==> run a <==
## ws2812_top
module ws2812_top(input clk, input reset, input spi_valid, input spi_data, output led);
Settings: LEC_CHECK=0, CAP_MARGIN=15, CORE_ASPECT_RATIO=0.72, CORE_MARGIN=2, CORE_UTILIZATION=72, CTS_CLUSTER_SIZE=72, GPL_ROUTABILITY_DRIVEN=1, PLACE_DENSITY_LB_ADDON=0.0, SETUP_SLACK_MARGIN=2.15, SLEW_MARGIN=20; clock period 7.51 ns.
run.sh (not shown) runs the stock make flow with config.mk's settings and CLKGATE_MAP_FILE=.
==> inputs of run b, as changes to run a <==
- CAP_MARGIN: 15 -> 20
- CORE_ASPECT_RATIO: 0.72 -> unset
- CORE_UTILIZATION: 72 -> 21
- CTS_CLUSTER_SIZE: 72 -> unset
- GPL_ROUTABILITY_DRIVEN: 1 -> unset
- PLACE_DENSITY: unset -> 0.6
- PLACE_DENSITY_LB_ADDON: 0.0 -> unset
- SETUP_SLACK_MARGIN: 2.15 -> unset
==> flow/constraint.sdc (replaced) <==
create_clock -name core_clock -period 57.0 [get_ports {clk}]
set_input_delay 11.4000 -clock core_clock [delete_from_list [all_inputs] [get_ports {clk}]]
set_output_delay 11.4000 -clock core_clock [all_outputs]
set_load 0.01 [all_outputs]
==> inputs of run c, as changes to run a <==
- CAP_MARGIN: 15 -> 20
- CORE_ASPECT_RATIO: 0.72 -> unset
- CORE_UTILIZATION: 72 -> 45
- CTS_CLUSTER_SIZE: 72 -> unset
- GPL_ROUTABILITY_DRIVEN: 1 -> unset
- PLACE_DENSITY: unset -> 0.6
- PLACE_DENSITY_LB_ADDON: 0.0 -> unset
- SETUP_SLACK_MARGIN: 2.15 -> unset
==> flow/constraint.sdc (replaced) <==
create_clock -name core_clock -period 48.9 [get_ports {clk}]
set_input_delay 9.7800 -clock core_clock [delete_from_list [all_inputs] [get_ports {clk}]]
set_output_delay 9.7800 -clock core_clock [all_outputs]
set_load 0.01 [all_outputs]
==> comparison <==
- Sequential cell count is the same in run b and run a.
- The lowest worst hold slack belongs to run c, the highest to run a.
- The lowest clock power belongs to run b, the highest to run a.
- Between run a and run c, the lower core utilization is in run c (gap 28 points).
- Against run c, the combinational power of run b is lower by about 14%.
- The lowest final area belongs to run a, the highest to run b.
- Total power: run b < run c < run a.
- Final cell count: run a < run c < run b.

========
==> 05-02: inputs <==
==> flow/design.v <==
module bit_fifo #(parameter DEPTH = 768) (
	input clk,
	input reset,
	input din,
	input wr_en,
	input rd_en,
	output reg q,
	output empty,
	output full
);
	localparam AW = $clog2(DEPTH);
	localparam CW = $clog2(DEPTH+1);
	reg mem [0:DEPTH-1];
	reg [AW-1:0] wr_ptr;
	reg [AW-1:0] rd_ptr;
	reg [CW-1:0] count;
	wire do_wr = wr_en & ~full;
	wire do_rd = rd_en & ~empty;
	assign empty = (count == 0);
	assign full = (count == DEPTH);
	always @(posedge clk) begin
		if (do_wr)
			mem[wr_ptr] <= din;
	end
	always @(posedge clk) begin
		if (reset) begin
			wr_ptr <= 0;
			rd_ptr <= 0;
			count <= 0;
			q <= 0;
		end else begin
			if (do_wr)
				wr_ptr <= (wr_ptr == DEPTH-1) ? {AW{1'b0}} : wr_ptr + 1'b1;
			if (do_rd) begin
				q <= mem[rd_ptr];
				rd_ptr <= (rd_ptr == DEPTH-1) ? {AW{1'b0}} : rd_ptr + 1'b1;
			end
			if (do_wr & ~do_rd)
				count <= count + 1'b1;
			else if (do_rd & ~do_wr)
				count <= count - 1'b1;
		end
	end
endmodule
module ledDriver(input clk, input reset, output reg led, input data, input lastBit, input start, output finish, output reg read);
	reg running;
	reg resCounting;
	reg[4:0] count;
	always @(posedge clk) begin
		if (reset || ~running) begin
			count<=0;
		end else begin
			if (count!=24) begin
				count <= count + 1;
			end else begin
			 count <=0;
			end
		end
	end
  reg firstbit;
	always @(posedge clk) begin
	  if (reset) begin
	    running <= 0;
	    firstbit <= 1;	   
		read <= 0;
		resCounting <= 0;
	  end else begin
	    if (~running & start) begin
	      running <= 1;
	      firstbit <= 1;
	    end else if (running) begin
	      firstbit<=0;
	      if (lastBit && count==24) begin
	        running <= 0;
	        resCounting <= 1;	 
			read <= 0;
	      end else if (count==0 && ~firstbit) begin
			read <= 1;
	      end else read <= 0;
	    end else if (resCounting && finish) begin
	      resCounting <= 0;
	    end
	  end
	end
	always @(posedge clk) begin
		if (reset || ~running) begin
			led <= 0;
		end else begin
			if (count==0) begin
				led <= 1;
			end else if ( (count==8 && ~data) || (count==16 && data)) begin
				led<=0;
			end
		end
	end
	reg [10:0] resCounter;
	always @(posedge clk) begin
	  if (reset || ~resCounting) begin
	    resCounter<=0;
	  end else begin
	    resCounter <= resCounter+1;
	  end
	end
	assign finish = resCounter==11'h7FF;
endmodule
module ws2812_top(input clk, input reset, input spi_valid, input spi_data, output led);
	parameter NUM_LEDS = 32;
	localparam NUM_BITS = NUM_LEDS*24;
	reg switch;
	wire q1,q2;
	reg[12:0] writeCount;
	wire read;	
	wire write ;		   	   
	wire empty1, empty2;
	reg justSwitched;
	bit_fifo #(.DEPTH(NUM_BITS)) fifo1(
		.clk(clk),
		.reset(reset),
		.din(spi_data),
		.wr_en(spi_valid & ~switch & write),
		.rd_en(read & switch),
		.q(q1),
		.empty(empty1),
		.full()
	);	   
	bit_fifo #(.DEPTH(NUM_BITS)) fifo2(
		.clk(clk),
		.reset(reset),
		.din(spi_data),
		.wr_en(spi_valid & switch & write),
		.rd_en(read & ~switch),
		.q(q2),
		.empty(empty2),
		.full()
	);		  
	wire readData;
	assign readData = switch ? q1 : q2;
	wire empty;
	assign empty = switch ? empty1 : empty2;
	wire ledFinished;  
	wire readDriver;
	assign read = readDriver | justSwitched;
	ledDriver ledDriver_inst(
		.clk(clk),
		.reset(reset),
		.led(led),
		.data(readData),   
		.lastBit(empty),
		.start(justSwitched),
		.finish(ledFinished),
		.read(readDriver)				  
	);
	reg ledRealFinished;
	reg firstRun;
	always @(posedge clk) begin
		if (reset) begin
			firstRun <= 1;		 
			ledRealFinished <= 1;
		end else begin
			if (justSwitched) begin
				firstRun <= 0;				
			end
			if (ledFinished)
				ledRealFinished <= 1;
			else if (justSwitched)
				ledRealFinished <= 0;
		end
	end
	reg spiFinished;
	reg seenSwitch;
	assign write = ~spiFinished | (seenSwitch!=switch);	
	wire spiRealFinished;
	assign spiRealFinished = spiFinished & (seenSwitch==switch);
	always @(posedge clk) begin
		if (reset) begin 
			writeCount <= 0;
			spiFinished <= 0;
			seenSwitch <= 0;
		end else if (spi_valid) begin
			if (writeCount==NUM_BITS-1) begin   
				if (seenSwitch!=switch) begin
					writeCount <= 1;  
					spiFinished <= 0;
				end else begin
					spiFinished <= 1;
				end
			end else begin
				writeCount <= writeCount + 1;
				spiFinished <= 0;		 
				seenSwitch <= switch;
			end
		end
	end			 
	always @(posedge clk) begin
		if (reset) begin
			switch <= 0;			  
			justSwitched <= 0;
		end else begin	
			if ((firstRun | ledRealFinished) & spiRealFinished) begin
				switch <= ~switch;
				justSwitched <= 1;
			end else
				justSwitched <= 0;
		end
	end	
endmodule
==> flow/run.sh <==
#!/bin/bash
# the make line also repeats each setting of config.mk as NAME=value (left out here)
make -C /OpenROAD-flow-scripts/flow DESIGN_CONFIG=/design/flow/config.mk WORK_HOME=/design/flow/orfs CLKGATE_MAP_FILE= finish
==> flow/config.mk <==
export PLATFORM = sky130hd
export DESIGN_NAME = ws2812_top
export DESIGN_NICKNAME = ws2812_top
export VERILOG_FILES = /design/flow/design.v
export SDC_FILE = /design/flow/constraint.sdc
export NUM_CORES = 4
export LEC_CHECK = 0
export ABC_AREA = 1
export CAP_MARGIN = 25
export CELL_PAD_IN_SITES_DETAIL_PLACEMENT = 0
export CORE_MARGIN = 2
export CORE_UTILIZATION = 45
export CTS_CLUSTER_DIAMETER = 290
export GPL_TIMING_DRIVEN = 1
export PLACE_DENSITY = 0.6
export SLEW_MARGIN = 0
==> flow/constraint.sdc <==
create_clock -name core_clock -period 9.57 [get_ports {clk}]
set_input_delay 1.9140 -clock core_clock [delete_from_list [all_inputs] [get_ports {clk}]]
set_output_delay 1.9140 -clock core_clock [all_outputs]
set_load 0.01 [all_outputs]
==> 02-21 (differences from 05-02) <==
==> flow/config.mk (replaced) <==
export PLATFORM = sky130hd
export DESIGN_NAME = ws2812_top
export DESIGN_NICKNAME = ws2812_top
export VERILOG_FILES = /design/flow/design.v
export SDC_FILE = /design/flow/constraint.sdc
export NUM_CORES = 4
export LEC_CHECK = 0
export CAP_MARGIN = 15
export CORE_MARGIN = 2
export CORE_UTILIZATION = 72
export CTS_CLUSTER_SIZE = 70
export PLACE_DENSITY_LB_ADDON = 0.0
export SETUP_SLACK_MARGIN = 2.21
export SLEW_MARGIN = 20
==> flow/constraint.sdc (replaced) <==
create_clock -name core_clock -period 7.51 [get_ports {clk}]
set_input_delay 1.5020 -clock core_clock [delete_from_list [all_inputs] [get_ports {clk}]]
set_output_delay 1.5020 -clock core_clock [all_outputs]
set_load 0.01 [all_outputs]
==> flow_summary.html <==
<h3>Flow metrics</h3>
<table>
<tr><th>Metric</th><th>Value</th></tr>
<tr><th colspan="2">Power and ir drop</th></tr>
<tr><td>Worst supply voltage drop on vdd</td><td>around 0.23 mV</td></tr>
<tr><th colspan="2">Timing</th></tr>
<tr><td>Final worst path period share</td><td>roughly 66%</td></tr>
<tr><th colspan="2">Finish</th></tr>
<tr><td>Layout multi-input combinational cell count</td><td>approximately 3,000</td></tr>
<tr><th colspan="2">Floorplanning</th></tr>
<tr><td>Area enclosed by the die boundary</td><td>101,800 um2</td></tr>
<tr><th colspan="2">Status</th></tr>
<tr><td>Outcome</td><td>finished clean</td></tr>
</table>
-- figures above: 02-21

==> flow_summary.html <==
<h3>Flow metrics</h3>
<table>
<tr><th>Metric</th><th>Value</th></tr>
<tr><th colspan="2">Placement</th></tr>
<tr><td>Global placer's final weighted congestion</td><td>0.8949</td></tr>
<tr><th colspan="2">Floorplanning</th></tr>
<tr><td>Area enclosed by the die boundary</td><td>about 170,000 um2</td></tr>
<tr><th colspan="2">Status</th></tr>
<tr><td>Outcome</td><td>finished clean</td></tr>
<tr><th colspan="2">Worst setup path</th></tr>
<tr><td>Crit start category</td><td>input port</td></tr>
<tr><th colspan="2">Timing</th></tr>
<tr><td>Clock tree skew after final layout</td><td>approximately 0.027 ns</td></tr>
<tr><td>Final worst path period share</td><td>between 50% and 60%</td></tr>
</table>
-- figures above: 05-02

No activity file was given, so power comes from the tool's default toggle rates.
